job 101:
Design lascon_top, start of the top module:
module lascon_top #(
    parameter int LASCON_VARIANT = 0
)(
    input  logic                                clk,
    input  logic                                rst,
    input  logic [2:0]                          mode_i,      
    input  logic [31:0]                         xof_len_i,   
    input  logic                                start_i,     
    input  logic                                abort_i,     
    output logic                                busy_o,      
    output logic                                done_o,      
    output logic                                tag_fail_o,  
    input  logic [63:0]                         s_axis_tdata,   
    input  logic [7:0]                          s_axis_tkeep,   
    input  logic [3:0]                          s_axis_tuser,   
    input  logic                                s_axis_tlast,   
    input  logic                                s_axis_tvalid,  
    output logic                                s_axis_tready,  
    output logic [63:0]                         m_axis_tdata,   
    output logic [7:0]                          m_axis_tkeep,   
    output logic [3:0]                          m_axis_tuser,   
    output logic                                m_axis_tlast,   
    output logic                                m_axis_tvalid,  
    input  logic                                m_axis_tready   
);
    logic           is_aead_mode;
    assign is_aead_mode = (mode_i == lascon_pkg::MODE_AEAD_ENC) || (mode_i == lascon_pkg::MODE_AEAD_DEC);
    logic           core_start_perm_i;
    logic           core_round_config_i;
    logic   [2:0]   core_word_sel_i;
    lascon_pkg::ascon_word_t    core_data_i;
    logic           core_write_en_i;
    lascon_pkg::ascon_word_t    core_data_o;
    logic           core_ready_o;
    lascon_pkg::data_sel_t      core_in_data_sel;
    logic           aead_write_en, hash_write_en;
    logic [2:0]     aead_word_sel, hash_word_sel;
    logic           aead_start_perm, hash_start_perm;
    logic           aead_round_config, hash_round_config;
    lascon_pkg::ascon_word_t    aead_data_o, hash_data_o;
  ...
Size in the first run: roughly 5,800 cells after synthesis.
make LEC_CHECK=0 ABC_AREA=0 CAP_MARGIN=20 CORE_MARGIN=2 CORE_UTILIZATION=59 CTS_CLUSTER_DIAMETER=371 CTS_CLUSTER_SIZE=100 PLACE_DENSITY=0.36 SETUP_SLACK_MARGIN=0.3 SLEW_MARGIN=20 TNS_END_PERCENT=15 finish   # period 3.76 ns
run.sh (not shown) runs the stock make flow with config.mk's settings and CLKGATE_MAP_FILE=.
Job 101 never completed, since it errored out during global routing.
Modified inputs, job 102 compared to job 101
Settings: CORE_UTILIZATION: 59 -> 57; CTS_CLUSTER_SIZE: 100 -> 94; ABC_AREA: 0 -> 1; CTS_CLUSTER_DIAMETER: 371 -> unset; PLACE_DENSITY: 0.36 -> unset; TNS_END_PERCENT: 15 -> unset; the clock period (ns, I/O delays scaled along): 3.76 -> 3.83.
--- outcome ---
Completing all stages was not enough for job 102: its layout failed the final checks because of setup timing. Number of rows created at floorplan (lower): job 101. The total CTS buffers in job 102 sits 60 above the value recorded for job 101. Going from job 101 to job 102, synthesized area comparable; synthesized cell count increased by 1,436 relative to the old numbers; count of input and output buffers neither gained nor lost much; post-DP HPWL lost 11,000 um. Floorplan core density was higher in the run labelled job 101. Placed instance area, job 102 and job 101, higher one = job 102. Job 102 vs. job 101: post-cts gate resize count dropped 23%; die size climbed about 3.7%.
Edits applied to the flow inputs when going from job 102 to job 103:
Settings: a deleted SETUP_SLACK_MARGIN that had been 0.3; a deleted ABC_AREA that had been 1; a deleted CTS_CLUSTER_SIZE that had been 94; a change of CORE_UTILIZATION from 57 to 60; a change of the clock period (ns, I/O delays scaled along) from 3.83 to 3.79.
The flow ran to completion for all of job 103 and job 102 but job 103, which stopped partway.
Final checks on job 102, whose flow otherwise completed, came back failing, citing setup timing.
Sort job 103 and job 102 by synthesized netlist cell count, descending, and job 102 comes first.
Summary of job 103 over job 102: number of buffers added for setup after CTS lost 6.0%, overall chip area lost about 5%.
Synthesized area per cell grows by more than 10% when moving from job 102 to job 103.
Re worst slack at placement: job 103 and job 102 aren't equal, and the higher value belongs to job 102.
Edits applied to the flow inputs when going from job 103 to job 104:
Settings: CORE_UTILIZATION now 59, was 60; the clock period (ns, I/O delays scaled along) now 3.78, was 3.79.
## What came out
- Die extent in y in job 104 is about 0.8% above job 103.
- On job 104: area of the core is about 0.8% higher than what job 103 gave.
- Width of the die is lower on job 103
- Re synthesized area per cell: no difference whatsoever between job 104 and job 103.
- There was hardly any difference in total number of placement rows between job 103 and job 104.
- Cell resize tally after clock tree synthesis ended up 0.51% lower on job 104 than on job 103.
- From job 103 to job 104 the numbers moved as follows: net count after synthesis flat; number of buffers created by CTS climbed about 1.5%; die size has increased; pre-CTS worst setup slack climbed 0.044 ns; buffer count from post-CTS setup fixing decreased by about 7% relative to the old numbers.
- Job 104 never completed, since it errored out during global routing.

Starting RTL as in the previous note.
==> flow/design.v (excerpt) <==
module lascon_top #(
    parameter int LASCON_VARIANT = 0
)(
    input  logic                                clk,
    input  logic                                rst,
    input  logic [2:0]                          mode_i,      
    input  logic [31:0]                         xof_len_i,   
    input  logic                                start_i,     
    input  logic                                abort_i,     
    output logic                                busy_o,      
    output logic                                done_o,      
    output logic                                tag_fail_o,  
    input  logic [63:0]                         s_axis_tdata,   
    input  logic [7:0]                          s_axis_tkeep,   
    input  logic [3:0]                          s_axis_tuser,   
    input  logic                                s_axis_tlast,   
    input  logic                                s_axis_tvalid,  
    output logic                                s_axis_tready,  
    output logic [63:0]                         m_axis_tdata,   
    output logic [7:0]                          m_axis_tkeep,   
    output logic [3:0]                          m_axis_tuser,   
    output logic                                m_axis_tlast,   
    output logic                                m_axis_tvalid,  
    input  logic                                m_axis_tready   
);
==> flow/config.mk <==
export PLATFORM = sky130hd
export DESIGN_NAME = lascon_top
export DESIGN_NICKNAME = lascon_top
export VERILOG_FILES = /design/flow/design.v
export SDC_FILE = /design/flow/constraint.sdc
export NUM_CORES = 4
export LEC_CHECK = 0
export CAP_MARGIN = 35
export CELL_PAD_IN_SITES_DETAIL_PLACEMENT = 0
export CORE_MARGIN = 2
export CORE_UTILIZATION = 53
export GPL_TIMING_DRIVEN = 1
export SLEW_MARGIN = 20
==> flow/constraint.sdc <==
create_clock -name core_clock -period 5.6 [get_ports {clk}]
set_input_delay 1.1200 -clock core_clock [delete_from_list [all_inputs] [get_ports {clk}]]
set_output_delay 1.1200 -clock core_clock [all_outputs]
set_load 0.01 [all_outputs]
The baseline finished with setup timing left.
Edit:
Settings changed: CAP_MARGIN 35 to 20, CELL_PAD_IN_SITES_DETAIL_PLACEMENT 0 to not set, CORE_UTILIZATION 53 to 40, GPL_TIMING_DRIVEN 1 to not set, SETUP_SLACK_MARGIN set to 0.3.
Clock period 5.6 ns to 7.0 ns, I/O delays scaled along.
With this change the flow produced a clean layout.
Synthesized cell count is unchanged.
Design area fell by about 5%.
Global-route usage came out lower by 9.9 points.
Setup slack gets better by 380 ps.
Edit:
Settings changed: CORE_UTILIZATION 40 to 57.
Clock period 7.0 ns to 4.49 ns, I/O delays scaled along.
Outcome: Now the flow aborted during 5_1_grt (GRT-0232). Die size goes down by 30%. Area after synthesis is unchanged. Synthesized cell count is unchanged.

lascon_top again, from the RTL that the note above started with.
export LEC_CHECK = 0
export CAP_MARGIN = 15
export CELL_PAD_IN_SITES_DETAIL_PLACEMENT = 2
export CELL_PAD_IN_SITES_GLOBAL_PLACEMENT = 3
export CORE_ASPECT_RATIO = 0.68
export CORE_MARGIN = 10
export CORE_UTILIZATION = 26
export CTS_CLUSTER_DIAMETER = 332
export CTS_CLUSTER_SIZE = 36
export GPL_TIMING_DRIVEN = 1
export MAX_ROUTING_LAYER = met4
export MIN_ROUTING_LAYER = met2
export SETUP_SLACK_MARGIN = -0.44
export SLEW_MARGIN = 0
create_clock -name core_clock -period 7.0 [get_ports {clk}]
The starting point died in global routing on GRT-0116.
Change:
Settings changed: CAP_MARGIN 15 to 20, CELL_PAD_IN_SITES_DETAIL_PLACEMENT 2 to default, CELL_PAD_IN_SITES_GLOBAL_PLACEMENT 3 to default, CORE_ASPECT_RATIO 0.68 to default, CORE_MARGIN 10 to 2, CORE_UTILIZATION 26 to 68, CTS_CLUSTER_DIAMETER 332 to default, CTS_CLUSTER_SIZE 36 to 35, GPL_TIMING_DRIVEN 1 to default, MAX_ROUTING_LAYER met4 to default, MIN_ROUTING_LAYER met2 to default, SETUP_SLACK_MARGIN -0.44 to default, SLEW_MARGIN 0 to 20.
Clock period 7.0 ns to 6.02 ns, I/O delays scaled along.
Outcome:
- The new run ended with an error in global routing
- synthesized cell count does not change
- die size drops by 64%
- area after synthesis does not change
Change:
Settings changed: CORE_UTILIZATION 68 to 57, CTS_CLUSTER_SIZE 35 to default, SETUP_SLACK_MARGIN from default to 0.57.
Clock period 6.02 ns to 3.79 ns, I/O delays scaled along.
The new run never finished: it broke off in global routing.
Synthesized area stays the same.
Die size climbs by 19%.
Synthesized cell count is unchanged.
Change:
Settings changed: CORE_UTILIZATION 57 to 40, SETUP_SLACK_MARGIN 0.57 to 0.3.
Clock period 3.79 ns to 9.86 ns, I/O delays scaled along.
The new run completed with no timing, DRC or antenna violations.
Synthesized cell count is unchanged.
Synthesized area is unchanged.
Die size increases by 42%.
Change:
Settings changed: CORE_UTILIZATION 40 to 68, CTS_CLUSTER_SIZE from default to 47, MAX_ROUTING_LAYER from default to met4.
Clock period 9.86 ns to 6.31 ns, I/O delays scaled along.
Result:
- With this change the flow died in global routing, error GRT-0116
- die area fell by 41%
- area after synthesis is unchanged
- synthesized cell count is unchanged
Change:
Settings changed: CORE_UTILIZATION 68 to 72, CTS_CLUSTER_SIZE 47 to 95, MAX_ROUTING_LAYER met4 to default, TNS_END_PERCENT from default to 5.
Clock period 6.31 ns to 4.49 ns, I/O delays scaled along.
Effect:
- The new run aborted during global routing
- area after synthesis is unchanged
- die size came out lower by 5.5%
- synthesized cell count does not change

Starting RTL as in the previous note.
Design lascon_top, start of the top module:
module lascon_top #(
    parameter int LASCON_VARIANT = 0
)(
    input  logic                                clk,
    input  logic                                rst,
    input  logic [2:0]                          mode_i,      
    input  logic [31:0]                         xof_len_i,   
    input  logic                                start_i,     
    input  logic                                abort_i,     
    output logic                                busy_o,      
    output logic                                done_o,      
    output logic                                tag_fail_o,  
    input  logic [63:0]                         s_axis_tdata,   
    input  logic [7:0]                          s_axis_tkeep,   
    input  logic [3:0]                          s_axis_tuser,   
    input  logic                                s_axis_tlast,   
    input  logic                                s_axis_tvalid,  
    output logic                                s_axis_tready,  
    output logic [63:0]                         m_axis_tdata,   
    output logic [7:0]                          m_axis_tkeep,   
    output logic [3:0]                          m_axis_tuser,   
    output logic                                m_axis_tlast,   
    output logic                                m_axis_tvalid,  
    input  logic                                m_axis_tready   
);
    logic           is_aead_mode;
    assign is_aead_mode = (mode_i == lascon_pkg::MODE_AEAD_ENC) || (mode_i == lascon_pkg::MODE_AEAD_DEC);
    logic           core_start_perm_i;
    logic           core_round_config_i;
    logic   [2:0]   core_word_sel_i;
    lascon_pkg::ascon_word_t    core_data_i;
    logic           core_write_en_i;
    lascon_pkg::ascon_word_t    core_data_o;
    logic           core_ready_o;
    lascon_pkg::data_sel_t      core_in_data_sel;
    logic           aead_write_en, hash_write_en;
    logic [2:0]     aead_word_sel, hash_word_sel;
    logic           aead_start_perm, hash_start_perm;
    logic           aead_round_config, hash_round_config;
    lascon_pkg::ascon_word_t    aead_data_o, hash_data_o;
  ...
clock: 7.0 ns
lec_check: 0
cap_margin: 15
cell_pad_in_sites_detail_placement: 2
cell_pad_in_sites_global_placement: 2
core_aspect_ratio: 0.68
core_margin: 2
core_utilization: 26
cts_cluster_diameter: 332
cts_cluster_size: 36
gpl_timing_driven: 0
max_routing_layer: met4
min_routing_layer: met2
slew_margin: 10
The baseline died in global routing.
==> next run, changes <==
CELL_PAD_IN_SITES_DETAIL_PLACEMENT = not set   (was 2)
CTS_CLUSTER_DIAMETER = not set   (was 332)
CTS_CLUSTER_SIZE = not set   (was 36)
MAX_ROUTING_LAYER = not set   (was met4)
MIN_ROUTING_LAYER = not set   (was met2)
What happened:
- With this change the flow completed, yet does not pass: max-capacitance violations, max-slew violations, negative setup slack
- die size is unchanged
- area after synthesis stays the same
- synthesized cell count does not change
